v41:
==> flow/design.v (excerpt) <==
module lascon_top #(
    parameter int LASCON_VARIANT = 0
)(
    input  logic                                clk,
    input  logic                                rst,
    input  logic [2:0]                          mode_i,      
    input  logic [31:0]                         xof_len_i,   
    input  logic                                start_i,     
    input  logic                                abort_i,     
    output logic                                busy_o,      
    output logic                                done_o,      
    output logic                                tag_fail_o,  
    input  logic [63:0]                         s_axis_tdata,   
    input  logic [7:0]                          s_axis_tkeep,   
    input  logic [3:0]                          s_axis_tuser,   
    input  logic                                s_axis_tlast,   
    input  logic                                s_axis_tvalid,  
    output logic                                s_axis_tready,  
    output logic [63:0]                         m_axis_tdata,   
    output logic [7:0]                          m_axis_tkeep,   
    output logic [3:0]                          m_axis_tuser,   
    output logic                                m_axis_tlast,   
    output logic                                m_axis_tvalid,  
    input  logic                                m_axis_tready   
);
make LEC_CHECK=0 CAP_MARGIN=35 CELL_PAD_IN_SITES_GLOBAL_PLACEMENT=3 CORE_ASPECT_RATIO=1.85 CORE_MARGIN=2 CORE_UTILIZATION=66 CTS_CLUSTER_SIZE=15 HOLD_SLACK_MARGIN=-0.03 PLACE_DENSITY=0.43 SETUP_SLACK_MARGIN=1.05 SLEW_MARGIN=20 finish   # period 5.37 ns
run.sh (not shown) runs the stock make flow with config.mk's settings and CLKGATE_MAP_FILE=.
In the summary table, v41 is marked failed, with error GPL-0301 raised in 3_1_place_gp_skip_io.
Changes in v19 relative to v41:
==> flow/config.mk <==
export PLATFORM = sky130hd
export DESIGN_NAME = lascon_top
export DESIGN_NICKNAME = lascon_top
export VERILOG_FILES = /design/flow/design.v
export SDC_FILE = /design/flow/constraint.sdc
export NUM_CORES = 4
export LEC_CHECK = 0
export CAP_MARGIN = 20
export CORE_MARGIN = 2
export CORE_UTILIZATION = 60
export SLEW_MARGIN = 20
==> flow/constraint.sdc <==
create_clock -name core_clock -period 3.79 [get_ports {clk}]
set_input_delay 0.7580 -clock core_clock [delete_from_list [all_inputs] [get_ports {clk}]]
set_output_delay 0.7580 -clock core_clock [all_outputs]
set_load 0.01 [all_outputs]
## What came out
v19 did not finish; a tool error ended it in 5_1_grt.
Diff v41 and v19: die span in x higher in v19
When the final numbers for v41 and v19 were put side by side, the vertical extent of the die turned out to be greater in v41.
Relative to v41, the chip area of v19 is higher by 0.0075 sq mm.
v19 vs. v41: synthesized cell count level, effective utilization at floorplan lower, number of core rows fell by 31.
Input changes introduced in v1 (baseline for comparison: v19):
--- a/flow/config.mk
+++ b/flow/config.mk
@@ -9,3 +9,5 @@
 export CORE_MARGIN = 2
-export CORE_UTILIZATION = 60
+export CORE_UTILIZATION = 71
+export CTS_CLUSTER_SIZE = 35
+export PLACE_DENSITY = 0.81
 export SLEW_MARGIN = 20
==> flow/constraint.sdc <==
create_clock -name core_clock -period 6.48 [get_ports {clk}]
set_input_delay 1.2960 -clock core_clock [delete_from_list [all_inputs] [get_ports {clk}]]
set_output_delay 1.2960 -clock core_clock [all_outputs]
set_load 0.01 [all_outputs]
v1: GRT-0116 in 5_1_grt -> run aborted
Measured against each other, v19 and v1 differ in post-cts resize count, the higher figure coming from v19.
v1: CTS buffer count is 1 lower than what v19 reported.
v19 -> v1: post-synth design cell area delta 0, exact match
The lower fraction of the core area occupied by cells at floorplan came out of v19.
Core footprint of v1 falls short of that of v19 by more than 10%.
Summary of v1 over v19: cell area reported after detailed placement saw a decrease, row count down 8.6%, net count of the mapped netlist did not really move, total die size lost about 15%.
Relative to v1, the following input files were edited for v53:
--- a/flow/config.mk
+++ b/flow/config.mk
@@ -9,5 +9,4 @@
 export CORE_MARGIN = 2
-export CORE_UTILIZATION = 71
-export CTS_CLUSTER_SIZE = 35
-export PLACE_DENSITY = 0.81
+export CORE_UTILIZATION = 57
+export SETUP_SLACK_MARGIN = 0.3
 export SLEW_MARGIN = 20
==> flow/constraint.sdc <==
create_clock -name core_clock -period 4.49 [get_ports {clk}]
set_input_delay 0.8980 -clock core_clock [delete_from_list [all_inputs] [get_ports {clk}]]
set_output_delay 0.8980 -clock core_clock [all_outputs]
set_load 0.01 [all_outputs]
--- outcome ---
- Comparing v53 and v1, post-CTS setup buffer count is lower on v1.
- Status(v53) = ERROR, stage = 5_1_grt
- Area of the placeable core is higher on v53
- Number of instances in the placed design, v53 and v1, higher one = v53.
- Comparing v1 against v53, there is no change at all in quantity of hold-fixing buffers added after cts.
